== run A ==
==> flow/design.v (excerpt) <==
module my_chip (
    input logic [11:0] io_in,  
    output logic [11:0] io_out,  
    input logic clock,
    input logic reset  
);
==> flow/config.mk <==
export PLATFORM = sky130hd
export DESIGN_NAME = my_chip
export DESIGN_NICKNAME = my_chip
export VERILOG_FILES = /design/flow/design.v
export SDC_FILE = /design/flow/constraint.sdc
export NUM_CORES = 4
export LEC_CHECK = 0
export CAP_MARGIN = 25
export CELL_PAD_IN_SITES_DETAIL_PLACEMENT = 2
export CELL_PAD_IN_SITES_GLOBAL_PLACEMENT = 3
export CORE_MARGIN = 5
export CORE_UTILIZATION = 40
export CTS_CLUSTER_DIAMETER = 106
export GPL_TIMING_DRIVEN = 0
export MAX_ROUTING_LAYER = met5
export MIN_ROUTING_LAYER = met2
export SLEW_MARGIN = 20
export TNS_END_PERCENT = 45
==> flow/constraint.sdc <==
create_clock -name core_clock -period 4.49 [get_ports {clock}]
set_input_delay 0.8980 -clock core_clock [delete_from_list [all_inputs] [get_ports {clock}]]
set_output_delay 0.8980 -clock core_clock [all_outputs]
set_load 0.01 [all_outputs]
run.sh (not shown) runs the stock make flow with config.mk's settings and CLKGATE_MAP_FILE=.
Run A: complete, dirty (negative setup slack)
> inputs changed (run A -> run B)
- MIN_ROUTING_LAYER changed from met2 to met1
- CORE_MARGIN changed from 5 to 7
- MAX_ROUTING_LAYER changed from met5 to met4
- CTS_CLUSTER_DIAMETER changed from 106 to 111
- CAP_MARGIN changed from 25 to 40
- CELL_PAD_IN_SITES_GLOBAL_PLACEMENT removed (was 3)
- CELL_PAD_IN_SITES_DETAIL_PLACEMENT changed from 2 to 1
==> comparison <==
- Run B ran in full, but the layout does not pass; the checks complain about negative setup slack.
- There was hardly any difference in sequential cell area between run B and run A.
- From run B to run A, number of inverters outside the clock class in the layout did not move at all.
- Run A -> run B: via count decreased by more than a quarter
- Taking run A as the reference, in run B non-clock buffer count dropped 18, design area went down by 540 um2, clock power now sits lower.
- Run B reports a lower area growth from synthesis to layout than run A does.
- Power: run B draws less than run A
- Comparing run A and run B, the lower cell leakage power was measured on run B.
- Layout clock buffer count: lower on run B
- Total die area is lower on run A
Relative to run B, the following input files were edited for run C:
- MIN_ROUTING_LAYER removed (was met1)
- CAP_MARGIN changed from 40 to 20
- CTS_CLUSTER_DIAMETER removed (was 111)
- PLACE_DENSITY_LB_ADDON newly set to 0.2
- SETUP_SLACK_MARGIN newly set to -0.47
- TNS_END_PERCENT changed from 45 to 30
- CORE_MARGIN changed from 7 to 2
- GPL_TIMING_DRIVEN removed (was 0)
- MAX_ROUTING_LAYER removed (was met4)
- CTS_CLUSTER_SIZE newly set to 98
- the clock period (ns, I/O delays scaled along) changed from 4.49 to 10.0
--- outcome ---
- Run C went all the way through synthesis, placement and routing and the layout is clean on timing, DRC and antenna.
- The worst hold slack was comparable across run C and run B.
- Run C vs run B on number of cells traversed by the worst register-to-register path: run C is the lower one.
- For total power, dividing the value from run C by the value from run B gives 0.47.
- The clock share of power in run C was higher than what run B gave.
- In run C relative to run B, reported sequential group power had gone down by more than half.
- Re number of inverters outside the clock class in the layout: no difference whatsoever between run B and run C.
- Changes observed in run C relative to run B: data required time at the worst endpoint higher, critical path depth lower.
Here is what was changed in the inputs of run D compared with run C.
- changing SETUP_SLACK_MARGIN from -0.47 to 2.98
- setting GPL_ROUTABILITY_DRIVEN to 0 for the first time
- setting CELL_PAD_IN_SITES_GLOBAL_PLACEMENT to 3 for the first time
- changing SLEW_MARGIN from 20 to 0
- setting HOLD_SLACK_MARGIN to -0.05 for the first time
- setting MIN_ROUTING_LAYER to met2 for the first time
- setting CORE_ASPECT_RATIO to 1.79 for the first time
- changing the clock period (ns, I/O delays scaled along) from 10.0 to 10.4
==> comparison <==
In summary, run D completed successfully, with a layout that passed the timing, design-rule and antenna checks.
Compared with run C, run D shows a higher overall track demand over capacity in global routing.
Design area went down slightly going from run C to run D.
Run C → run D: fraction of area in registers moved up; non-clock buffer count now sits lower; final standard cell utilization of the core fell 0.40 points; setup slack picked up an extra 45 ps.
Compared with run C, run D shows post-detailed-routing wire length higher by about 12%.

my_chip again, from the RTL that the note above started with.
make LEC_CHECK=0 CAP_MARGIN=25 CELL_PAD_IN_SITES_DETAIL_PLACEMENT=2 CELL_PAD_IN_SITES_GLOBAL_PLACEMENT=3 CORE_ASPECT_RATIO=0.75 CORE_MARGIN=5 CORE_UTILIZATION=40 CTS_CLUSTER_DIAMETER=106 GPL_TIMING_DRIVEN=0 HOLD_SLACK_MARGIN=-0.07 MAX_ROUTING_LAYER=met5 MIN_ROUTING_LAYER=met2 SLEW_MARGIN=20 TNS_END_PERCENT=45 finish   # period 4.49 ns
The first run finished but failed the layout checks on negative setup slack.
Edit:
CAP_MARGIN = 20   (was 25)
CELL_PAD_IN_SITES_DETAIL_PLACEMENT = default   (was 2)
CELL_PAD_IN_SITES_GLOBAL_PLACEMENT = default   (was 3)
CORE_ASPECT_RATIO = default   (was 0.75)
CORE_MARGIN = 2   (was 5)
CORE_UTILIZATION = 72   (was 40)
CTS_CLUSTER_DIAMETER = default   (was 106)
GPL_TIMING_DRIVEN = default   (was 0)
HOLD_SLACK_MARGIN = default   (was -0.07)
MAX_ROUTING_LAYER = default   (was met5)
MIN_ROUTING_LAYER = default   (was met2)
PLACE_DENSITY = 0.42   (was default)
TNS_END_PERCENT = default   (was 45)
clock period = 6.15 ns   (was 4.49 ns; I/O delays follow)
Now the flow completed without violations.
Total power shrinks by a quarter to a third.
Utilization grows by 32 points.
Non-clock buffer count fell by 239.
Sequential share of layout area increases by 2.8 points.
Clock-buffer cell count drops by 8.
Via count fell by a quarter to a third.

== job 316 ==
my_chip again, from the RTL that the note above started with.
Design my_chip, start of the top module:
module my_chip (
    input logic [11:0] io_in,  
    output logic [11:0] io_out,  
    input logic clock,
    input logic reset  
);
make LEC_CHECK=0 CAP_MARGIN=20 CELL_PAD_IN_SITES_GLOBAL_PLACEMENT=2 CORE_MARGIN=2 CORE_UTILIZATION=49 CTS_CLUSTER_SIZE=70 GPL_ROUTABILITY_DRIVEN=1 MIN_ROUTING_LAYER=met1 PLACE_DENSITY_LB_ADDON=0.13 SETUP_SLACK_MARGIN=0.58 SLEW_MARGIN=30 finish   # period 4.46 ns
Input changes introduced in job 7037 (baseline for comparison: job 316):
# job 316
export LEC_CHECK = 0
export CAP_MARGIN = 20
export CELL_PAD_IN_SITES_GLOBAL_PLACEMENT = 2
export CORE_MARGIN = 2
export CORE_UTILIZATION = 49
export CTS_CLUSTER_SIZE = 70
export GPL_ROUTABILITY_DRIVEN = 1
export MIN_ROUTING_LAYER = met1
export PLACE_DENSITY_LB_ADDON = 0.13
export SETUP_SLACK_MARGIN = 0.58
export SLEW_MARGIN = 30
create_clock -name core_clock -period 4.46 [get_ports {clock}]
# job 7037
export LEC_CHECK = 0
export CAP_MARGIN = 0
export CORE_MARGIN = 2
export CORE_UTILIZATION = 72
export CTS_CLUSTER_DIAMETER = 51
export CTS_CLUSTER_SIZE = 37
export PLACE_DENSITY = 0.67
export SLEW_MARGIN = 20
create_clock -name core_clock -period 9.03 [get_ports {clock}]
==> comparison <==
Looking at hold slack across job 316 and job 7037, the one that comes out higher is job 7037. Relative to job 316, routed wire length on met2 has gone down in job 7037. Worst slack at placement ends up higher on job 7037. Sequential logic power in job 7037 is 51% lower than in job 316.
Input changes introduced in job 2408 (baseline for comparison: job 7037):
# job 7037
export LEC_CHECK = 0
export CAP_MARGIN = 0
export CORE_MARGIN = 2
export CORE_UTILIZATION = 72
export CTS_CLUSTER_DIAMETER = 51
export CTS_CLUSTER_SIZE = 37
export PLACE_DENSITY = 0.67
export SLEW_MARGIN = 20
create_clock -name core_clock -period 9.03 [get_ports {clock}]
# job 2408
export LEC_CHECK = 0
export ABC_AREA = 1
export CAP_MARGIN = 0
export CORE_ASPECT_RATIO = 0.5
export CORE_MARGIN = 2
export CORE_UTILIZATION = 72
export CTS_CLUSTER_SIZE = 15
export PLACE_DENSITY = 0.37
export SETUP_SLACK_MARGIN = 1.12
export SLEW_MARGIN = 20
create_clock -name core_clock -period 3.81 [get_ports {clock}]
==> comparison <==
Of the two values seen for launch point of the worst path, matrix_calculator.index_counter.Q[4] was produced by job 7037 and matrix_calculator.mul_logic.fsm.cur_state[1] by job 2408.
Job 2408 against job 7037: routed length on met1 rose by 6300 µm, post-CTS setup buffer count has increased.
Summary of job 2408 over job 7037: hold slack held, net count of the mapped netlist went up 597, global-route wire length before repair went up about 14%.
Going from job 7037 to job 2408, worst setup margin -2.58 ns, routed wire length +19000 µm.
What job 3888 does differently from job 2408 at the input level:
# job 2408
export LEC_CHECK = 0
export ABC_AREA = 1
export CAP_MARGIN = 0
export CORE_ASPECT_RATIO = 0.5
export CORE_MARGIN = 2
export CORE_UTILIZATION = 72
export CTS_CLUSTER_SIZE = 15
export PLACE_DENSITY = 0.37
export SETUP_SLACK_MARGIN = 1.12
export SLEW_MARGIN = 20
create_clock -name core_clock -period 3.81 [get_ports {clock}]
# job 3888
export LEC_CHECK = 0
export ABC_AREA = 1
export CAP_MARGIN = 20
export CORE_MARGIN = 2
export CORE_UTILIZATION = 72
export CTS_CLUSTER_DIAMETER = 203
export CTS_CLUSTER_SIZE = 14
export GPL_ROUTABILITY_DRIVEN = 0
export PLACE_DENSITY_LB_ADDON = 0.02
export SETUP_SLACK_MARGIN = 0.52
export SLEW_MARGIN = 20
create_clock -name core_clock -period 3.81 [get_ports {clock}]
[summary]
Row count of clock-buffer cells in the layout: job 3888 lower / job 2408 higher
Delay contributed by the slowest stage of the critical path: job 3888 higher than job 2408
Compared with job 2408, job 3888 shows a utilization that is 5.4 points lower.
Modified inputs, job 6710 compared to job 3888
# job 3888
export LEC_CHECK = 0
export ABC_AREA = 1
export CAP_MARGIN = 20
export CORE_MARGIN = 2
export CORE_UTILIZATION = 72
export CTS_CLUSTER_DIAMETER = 203
export CTS_CLUSTER_SIZE = 14
export GPL_ROUTABILITY_DRIVEN = 0
export PLACE_DENSITY_LB_ADDON = 0.02
export SETUP_SLACK_MARGIN = 0.52
export SLEW_MARGIN = 20
create_clock -name core_clock -period 3.81 [get_ports {clock}]
# job 6710
export LEC_CHECK = 0
export CAP_MARGIN = 20
export CORE_MARGIN = 2
export CORE_UTILIZATION = 72
export SLEW_MARGIN = 20
create_clock -name core_clock -period 5.91 [get_ports {clock}]
Results
Summary of job 6710 over job 3888: post-route cell area shows a reduction of about 8%, non-clock buffer count in the final layout shows a reduction of 67, number of clock buffers in the layout shows an increase of about 80%.

== P ==
Starting RTL as in the previous note.
clock: 10.4 ns
lec_check: 0
cap_margin: 20
cell_pad_in_sites_detail_placement: 1
cell_pad_in_sites_global_placement: 3
core_aspect_ratio: 1.79
core_margin: 10
core_utilization: 40
cts_cluster_size: 98
gpl_routability_driven: 0
hold_slack_margin: -0.05
min_routing_layer: met1
place_density_lb_addon: 0.21
setup_slack_margin: 2.98
slew_margin: 0
tns_end_percent: 30
diff inputs: P => Q
==> flow/config.mk <==
export PLATFORM = sky130hd
export DESIGN_NAME = my_chip
export DESIGN_NICKNAME = my_chip
export VERILOG_FILES = /design/flow/design.v
export SDC_FILE = /design/flow/constraint.sdc
export NUM_CORES = 4
export LEC_CHECK = 0
export CAP_MARGIN = 20
export CORE_MARGIN = 2
export CORE_UTILIZATION = 71
export CTS_CLUSTER_SIZE = 58
export PLACE_DENSITY = 0.67
export SLEW_MARGIN = 20
==> flow/constraint.sdc <==
create_clock -name core_clock -period 8.33 [get_ports {clock}]
set_input_delay 1.6660 -clock core_clock [delete_from_list [all_inputs] [get_ports {clock}]]
set_output_delay 1.6660 -clock core_clock [all_outputs]
set_load 0.01 [all_outputs]
==> results <==
Number of stages on the worst setup path came out exactly the same in Q and P.
The clock skew number comes out higher for P vs Q.
The chip area of Q was superior to that of P.

## pepper
Starting RTL as in the previous note.
clock: 9.16 ns
lec_check: 0
cap_margin: 35
cell_pad_in_sites_detail_placement: 2
cell_pad_in_sites_global_placement: 3
core_aspect_ratio: 0.58
core_margin: 5
core_utilization: 49
gpl_routability_driven: 0
hold_slack_margin: -0.0
setup_slack_margin: -0.26
slew_margin: 20
pepper failed in 3_1_place_gp_skip_io with GPL-0301.
--- input diff pepper..yarrow ---
# pepper
export LEC_CHECK = 0
export CAP_MARGIN = 35
export CELL_PAD_IN_SITES_DETAIL_PLACEMENT = 2
export CELL_PAD_IN_SITES_GLOBAL_PLACEMENT = 3
export CORE_ASPECT_RATIO = 0.58
export CORE_MARGIN = 5
export CORE_UTILIZATION = 49
export GPL_ROUTABILITY_DRIVEN = 0
export HOLD_SLACK_MARGIN = -0.0
export SETUP_SLACK_MARGIN = -0.26
export SLEW_MARGIN = 20
create_clock -name core_clock -period 9.16 [get_ports {clock}]
# yarrow
export LEC_CHECK = 0
export CAP_MARGIN = 20
export CORE_MARGIN = 2
export CORE_UTILIZATION = 72
export CTS_CLUSTER_DIAMETER = 51
export CTS_CLUSTER_SIZE = 58
export PLACE_DENSITY = 0.67
export SLEW_MARGIN = 20
create_clock -name core_clock -period 9.03 [get_ports {clock}]
==> results <==
- The final layout from yarrow, which completed every stage, passed the timing, design-rule and antenna checks at the end of the flow.
- Mux contribution to synthesized area: pepper vs yarrow identical
- Comparing yarrow and pepper, die outline height is lower on pepper.
- Side by side, overall die area turned out lower in yarrow than in pepper.
Modified inputs, delta compared to yarrow
# yarrow
export LEC_CHECK = 0
export CAP_MARGIN = 20
export CORE_MARGIN = 2
export CORE_UTILIZATION = 72
export CTS_CLUSTER_DIAMETER = 51
export CTS_CLUSTER_SIZE = 58
export PLACE_DENSITY = 0.67
export SLEW_MARGIN = 20
create_clock -name core_clock -period 9.03 [get_ports {clock}]
# delta
export LEC_CHECK = 0
export CAP_MARGIN = 0
export CORE_MARGIN = 2
export CORE_UTILIZATION = 72
export CTS_CLUSTER_DIAMETER = 51
export CTS_CLUSTER_SIZE = 21
export PLACE_DENSITY = 0.67
export SETUP_SLACK_MARGIN = 1.18
export SLEW_MARGIN = 20
create_clock -name core_clock -period 9.03 [get_ports {clock}]
### Flow results
- delta ends up with higher sum of met3 wire segment lengths after detailed routing than yarrow does.
- Any difference in number of hold buffers added after cts between yarrow and delta is small enough to ignore.
- There was hardly any difference in delay of the slowest critical-path stage between yarrow and delta.
- Relative to yarrow, antenna diode count decreased by 1 in delta.
- Number of fill cells, yarrow and delta, lower one = delta.

exp/raven:
my_chip again, from the RTL that the note above started with.
==> flow/design.v (excerpt) <==
module my_chip (
    input logic [11:0] io_in,  
    output logic [11:0] io_out,  
    input logic clock,
    input logic reset  
);
    logic [7:0] data_in;
    logic enter, sw;
    logic rst;
    logic [1:0] operation;
    logic [4:0] data_out;
    logic finish, error;
    logic [3:0] index;
    Synchronizer sync1(.async(io_in[0]), .clock(clock), .sync(data_in[0]));
    Synchronizer sync2(.async(io_in[1]), .clock(clock), .sync(data_in[1]));
    Synchronizer sync3(.async(io_in[2]), .clock(clock), .sync(data_in[2]));
    Synchronizer sync4(.async(io_in[3]), .clock(clock), .sync(data_in[3]));
    Synchronizer sync5(.async(io_in[4]), .clock(clock), .sync(data_in[4]));
    Synchronizer sync6(.async(io_in[5]), .clock(clock), .sync(data_in[5]));
    Synchronizer sync7(.async(io_in[6]), .clock(clock), .sync(data_in[6]));
    Synchronizer sync8(.async(io_in[7]), .clock(clock), .sync(data_in[7]));
    Synchronizer sync9(.async(io_in[8]), .clock(clock), .sync(enter));
    Synchronizer sync10(.async(io_in[9]), .clock(clock), .sync(sw));
    Synchronizer sync11(.async(io_in[10]), .clock(clock), .sync(operation[0]));
    Synchronizer sync12(.async(io_in[11]), .clock(clock), .sync(operation[1]));
    Synchronizer sync13(.async(reset), .clock(clock), .sync(rst));
    assign io_out[4:0] = data_out[4:0];
    assign io_out[5] = finish;
    assign io_out[6] = error;
    assign io_out[10:7] = index[3:0];
    assign io_out[11] = 1'b0;
    Matrix_Calculator matrix_calculator(.data_in(data_in),
                                        .enter(enter),
                                        .sw(sw),
                                        .operation(operation), 
                                        .clk(clock), 
                                        .rst(rst), 
                                        .data_out(data_out), 
                                        .finish(finish), 
                                        .error(error), 
  ...
export LEC_CHECK = 0
export CAP_MARGIN = 20
export CELL_PAD_IN_SITES_DETAIL_PLACEMENT = 1
export CELL_PAD_IN_SITES_GLOBAL_PLACEMENT = 3
export CORE_ASPECT_RATIO = 1.79
export CORE_MARGIN = 2
export CORE_UTILIZATION = 40
export CTS_CLUSTER_SIZE = 98
export GPL_ROUTABILITY_DRIVEN = 0
export HOLD_SLACK_MARGIN = -0.05
export MIN_ROUTING_LAYER = met2
export PLACE_DENSITY_LB_ADDON = 0.21
export SETUP_SLACK_MARGIN = 2.98
export SLEW_MARGIN = 0
export TNS_END_PERCENT = 30
create_clock -name core_clock -period 10.4 [get_ports {clock}]
exp/raven finished all stages; the layout is clean.
## Diff of input files: exp/amber against exp/raven
==> flow/config.mk <==
export PLATFORM = sky130hd
export DESIGN_NAME = my_chip
export DESIGN_NICKNAME = my_chip
export VERILOG_FILES = /design/flow/design.v
export SDC_FILE = /design/flow/constraint.sdc
export NUM_CORES = 4
export LEC_CHECK = 0
export ABC_AREA = 1
export CAP_MARGIN = 20
export CORE_MARGIN = 2
export CORE_UTILIZATION = 72
export PLACE_DENSITY = 0.42
export SETUP_SLACK_MARGIN = 0.8
export SLEW_MARGIN = 20
==> flow/constraint.sdc <==
create_clock -name core_clock -period 4.57 [get_ports {clock}]
set_input_delay 0.9140 -clock core_clock [delete_from_list [all_inputs] [get_ports {clock}]]
set_output_delay 0.9140 -clock core_clock [all_outputs]
set_load 0.01 [all_outputs]
==> comparison <==
Setup slack: exp/amber less than exp/raven. The worst clock skew of exp/amber and that of exp/raven are within noise of each other. Per the comparison of exp/amber with exp/raven, routing usage on met1 rose 46 points, number of buffers added for setup after CTS rose 13, cell count listed in synth_stat.txt rose about 20%, clock group power rose about 110%, number of nets in the layout rose 649. A highest-delay cell along the critical path of sky130_fd_sc_hd__dfxtp_1 is what exp/raven shows, while sky130_fd_sc_hd__clkdlybuf4s50_1 belongs to exp/amber. Diff exp/raven -> exp/amber | non-clock buffer count | up by more than a quarter. Total power of exp/amber is higher than that of exp/raven. Higher clock buffer count among exp/amber and exp/raven: exp/raven. exp/raven ended up with fewer cell instances than exp/amber did.
diff inputs: exp/amber => exp/sierra
diff --git a/flow/config.mk b/flow/config.mk
--- a/flow/config.mk
+++ b/flow/config.mk
@@ -10,5 +10,7 @@
 export CORE_MARGIN = 2
 export CORE_UTILIZATION = 72
-export PLACE_DENSITY = 0.42
-export SETUP_SLACK_MARGIN = 0.8
+export CTS_CLUSTER_DIAMETER = 203
+export CTS_CLUSTER_SIZE = 14
+export PLACE_DENSITY_LB_ADDON = 0.12
+export SETUP_SLACK_MARGIN = 0.65
 export SLEW_MARGIN = 20
==> flow/constraint.sdc <==
create_clock -name core_clock -period 3.81 [get_ports {clock}]
set_input_delay 0.7620 -clock core_clock [delete_from_list [all_inputs] [get_ports {clock}]]
set_output_delay 0.7620 -clock core_clock [all_outputs]
set_load 0.01 [all_outputs]
--- outcome ---
The run with more routed wire is exp/sierra, not exp/amber. exp/sierra ended with every stage complete and zero timing, DRC or antenna violations. Taking exp/amber as the reference point, the utilization after layout of exp/sierra rises by 1.6 points. exp/sierra ended up with reg2reg as its kind of critical path; exp/amber ended up with reg2out. exp/sierra — combinational share of power 0.9 points higher, exp/amber as reference. exp/sierra has combinational fraction of the cell area above what exp/amber had.
Here is what was changed in the inputs of exp/lagoon compared with exp/sierra.
diff --git a/flow/config.mk b/flow/config.mk
--- a/flow/config.mk
+++ b/flow/config.mk
@@ -10,7 +10,12 @@
 export CORE_MARGIN = 2
 export CORE_UTILIZATION = 72
-export CTS_CLUSTER_DIAMETER = 203
+export CTS_CLUSTER_DIAMETER = 209
 export CTS_CLUSTER_SIZE = 14
-export PLACE_DENSITY_LB_ADDON = 0.12
-export SETUP_SLACK_MARGIN = 0.65
+export GPL_ROUTABILITY_DRIVEN = 0
+export GPL_TIMING_DRIVEN = 1
+export HOLD_SLACK_MARGIN = 0.28
+export MAX_ROUTING_LAYER = met5
+export PLACE_DENSITY_LB_ADDON = 0.19
+export SETUP_SLACK_MARGIN = 0.76
 export SLEW_MARGIN = 20
+export TNS_END_PERCENT = 35
Findings:
Status exp/lagoon: flow complete, layout not clean - setup timing. No stage failed in exp/sierra, and the final checks on the layout all came back clean. In exp/lagoon, the worst setup slack came out 0.36 ns below the value in exp/sierra. Critical path data required time: exp/lagoon higher than exp/sierra. Comparing exp/lagoon and exp/sierra, the higher post-layout total power was measured on exp/lagoon. [exp/lagoon vs exp/sierra] reg2reg setup slack: lower in exp/lagoon. exp/lagoon vs. exp/sierra: data arrival at the endpoint of the critical path went up, headroom to the max-slew limit went down 13 points.
Power and IR drop assume default switching activity.
